==> wip/harbor: inputs <==
==> flow/design.v (excerpt) <==
module top_module_d11(
    i_clk,
    i_reset,
    i_start,
    i_load,
    i_enc_dec,
    i_pt1,
    i_pt2,
    i_key1,
    i_key2,
    i_r,
    o_ct1,
    o_ct2,
    o_done
);
==> flow/config.mk <==
export PLATFORM = sky130hd
export DESIGN_NAME = top_module_d11
export DESIGN_NICKNAME = top_module_d11
export VERILOG_FILES = /design/flow/design.v
export SDC_FILE = /design/flow/constraint.sdc
export NUM_CORES = 4
export LEC_CHECK = 0
export ABC_AREA = 0
export CAP_MARGIN = 25
export CELL_PAD_IN_SITES_GLOBAL_PLACEMENT = 3
export CORE_ASPECT_RATIO = 1.46
export CORE_MARGIN = 8
export CORE_UTILIZATION = 68
export CTS_CLUSTER_DIAMETER = 134
export CTS_CLUSTER_SIZE = 14
export HOLD_SLACK_MARGIN = 0.01
export SLEW_MARGIN = 25
==> flow/constraint.sdc <==
create_clock -name core_clock -period 2.4 [get_ports {i_clk}]
set_input_delay 0.4800 -clock core_clock [delete_from_list [all_inputs] [get_ports {i_clk}]]
set_output_delay 0.4800 -clock core_clock [all_outputs]
set_load 0.01 [all_outputs]
run.sh (not shown) runs the stock make flow with config.mk's settings and CLKGATE_MAP_FILE=.
==> inputs of wip/raven, as changes to wip/harbor <==
--- a/flow/config.mk
+++ b/flow/config.mk
@@ -9,9 +9,9 @@
 export CAP_MARGIN = 25
-export CELL_PAD_IN_SITES_GLOBAL_PLACEMENT = 3
-export CORE_ASPECT_RATIO = 1.46
-export CORE_MARGIN = 8
-export CORE_UTILIZATION = 68
+export CELL_PAD_IN_SITES_GLOBAL_PLACEMENT = 0
+export CORE_ASPECT_RATIO = 1.05
+export CORE_MARGIN = 2
+export CORE_UTILIZATION = 55
 export CTS_CLUSTER_DIAMETER = 134
-export CTS_CLUSTER_SIZE = 14
 export HOLD_SLACK_MARGIN = 0.01
+export PLACE_DENSITY = 0.58
 export SLEW_MARGIN = 25
==> flow/constraint.sdc (replaced) <==
create_clock -name core_clock -period 3.51 [get_ports {i_clk}]
set_input_delay 0.7020 -clock core_clock [delete_from_list [all_inputs] [get_ports {i_clk}]]
set_output_delay 0.7020 -clock core_clock [all_outputs]
set_load 0.01 [all_outputs]
==> inputs of wip/quartz, as changes to wip/harbor <==
==> flow/config.mk (replaced) <==
export PLATFORM = sky130hd
export DESIGN_NAME = top_module_d11
export DESIGN_NICKNAME = top_module_d11
export VERILOG_FILES = /design/flow/design.v
export SDC_FILE = /design/flow/constraint.sdc
export NUM_CORES = 4
export LEC_CHECK = 0
export CAP_MARGIN = 20
export CORE_MARGIN = 2
export CORE_UTILIZATION = 16
export SETUP_SLACK_MARGIN = 0.1
export SLEW_MARGIN = 20
==> flow/constraint.sdc (replaced) <==
create_clock -name core_clock -period 7.21 [get_ports {i_clk}]
set_input_delay 1.4420 -clock core_clock [delete_from_list [all_inputs] [get_ports {i_clk}]]
set_output_delay 1.4420 -clock core_clock [all_outputs]
set_load 0.01 [all_outputs]
==> inputs of wip/pepper, as changes to wip/harbor <==
==> flow/config.mk (replaced) <==
export PLATFORM = sky130hd
export DESIGN_NAME = top_module_d11
export DESIGN_NICKNAME = top_module_d11
export VERILOG_FILES = /design/flow/design.v
export SDC_FILE = /design/flow/constraint.sdc
export NUM_CORES = 4
export LEC_CHECK = 0
export ABC_AREA = 0
export CAP_MARGIN = 0
export CELL_PAD_IN_SITES_GLOBAL_PLACEMENT = 0
export CORE_ASPECT_RATIO = 0.71
export CORE_MARGIN = 2
export CORE_UTILIZATION = 68
export CTS_CLUSTER_DIAMETER = 364
export HOLD_SLACK_MARGIN = 0.01
export SETUP_SLACK_MARGIN = -0.22
export SLEW_MARGIN = 25
export TNS_END_PERCENT = 5
==> flow/constraint.sdc (replaced) <==
create_clock -name core_clock -period 4.24 [get_ports {i_clk}]
set_input_delay 0.8480 -clock core_clock [delete_from_list [all_inputs] [get_ports {i_clk}]]
set_output_delay 0.8480 -clock core_clock [all_outputs]
set_load 0.01 [all_outputs]
==> notes <==
wip/harbor ended with an error in 3_1_place_gp_skip_io. wip/quartz finished clean. wip/raven finished but failed the layout checks on setup timing. wip/pepper finished but failed the layout checks on setup timing.
Between wip/pepper and wip/quartz, the lower clock skew is in wip/pepper (gap 0.057 ns).
Non-clock buffer count: wip/quartz < wip/pepper < wip/raven.
Count of clock-buffer cells in the layout: wip/pepper < wip/raven < wip/quartz.
First-iteration DRC count: wip/pepper > wip/raven > wip/quartz.
In synthesized cell count, wip/harbor and wip/raven do not differ.
==> figures <==
metric	wip/quartz	wip/raven	wip/harbor	wip/pepper
Run status	finished clean	complete, but fails checks	did not finish	complete, but fails checks
Last stage reached	-	-	3_1_place_gp_skip_io	-
Violated checks	-	setup timing	-	setup timing
WL met1	113 mm	91.0 mm	-	80.1 mm
Cell count of the worst reg-to-reg path	13	20	-	15
Critical path endpoint category	output pin	output pin	-	output pin
Non-clk bufs	890	1961	-	1066
M2 GR Usage	27.9%	67.8%	-	76.6%
Endpoint of the most critical register-to-register path	IN_REG_INST1[44].in_reg1.state	IN_REG_INST2[45].in_reg2.state	-	IN_REG_INST2[57].in_reg2.state
Area taken by flip-flops and latches	22100 µm²	22100 µm²	-	22100 µm²
Final standard cell area without fillers	74900 µm²	87200 µm²	-	71800 µm²
Number of nets in the layout	7106	8168	-	7264
Core footprint	359000 µm²	104000 µm²	84400 µm²	83500 µm²
Count of final setup violators	0	255	-	122
CP Data Arrival Time	5.45 ns	3.49 ns	-	3.88 ns
Delay of the slowest critical-path stage	0.80 ns	0.57 ns	-	0.61 ns
Final sum of negative setup slack	0 ns	-93.62 ns	-	-23.08 ns
Path class of the lowest-slack min-delay path	reg -> reg	in -> async	-	reg -> reg
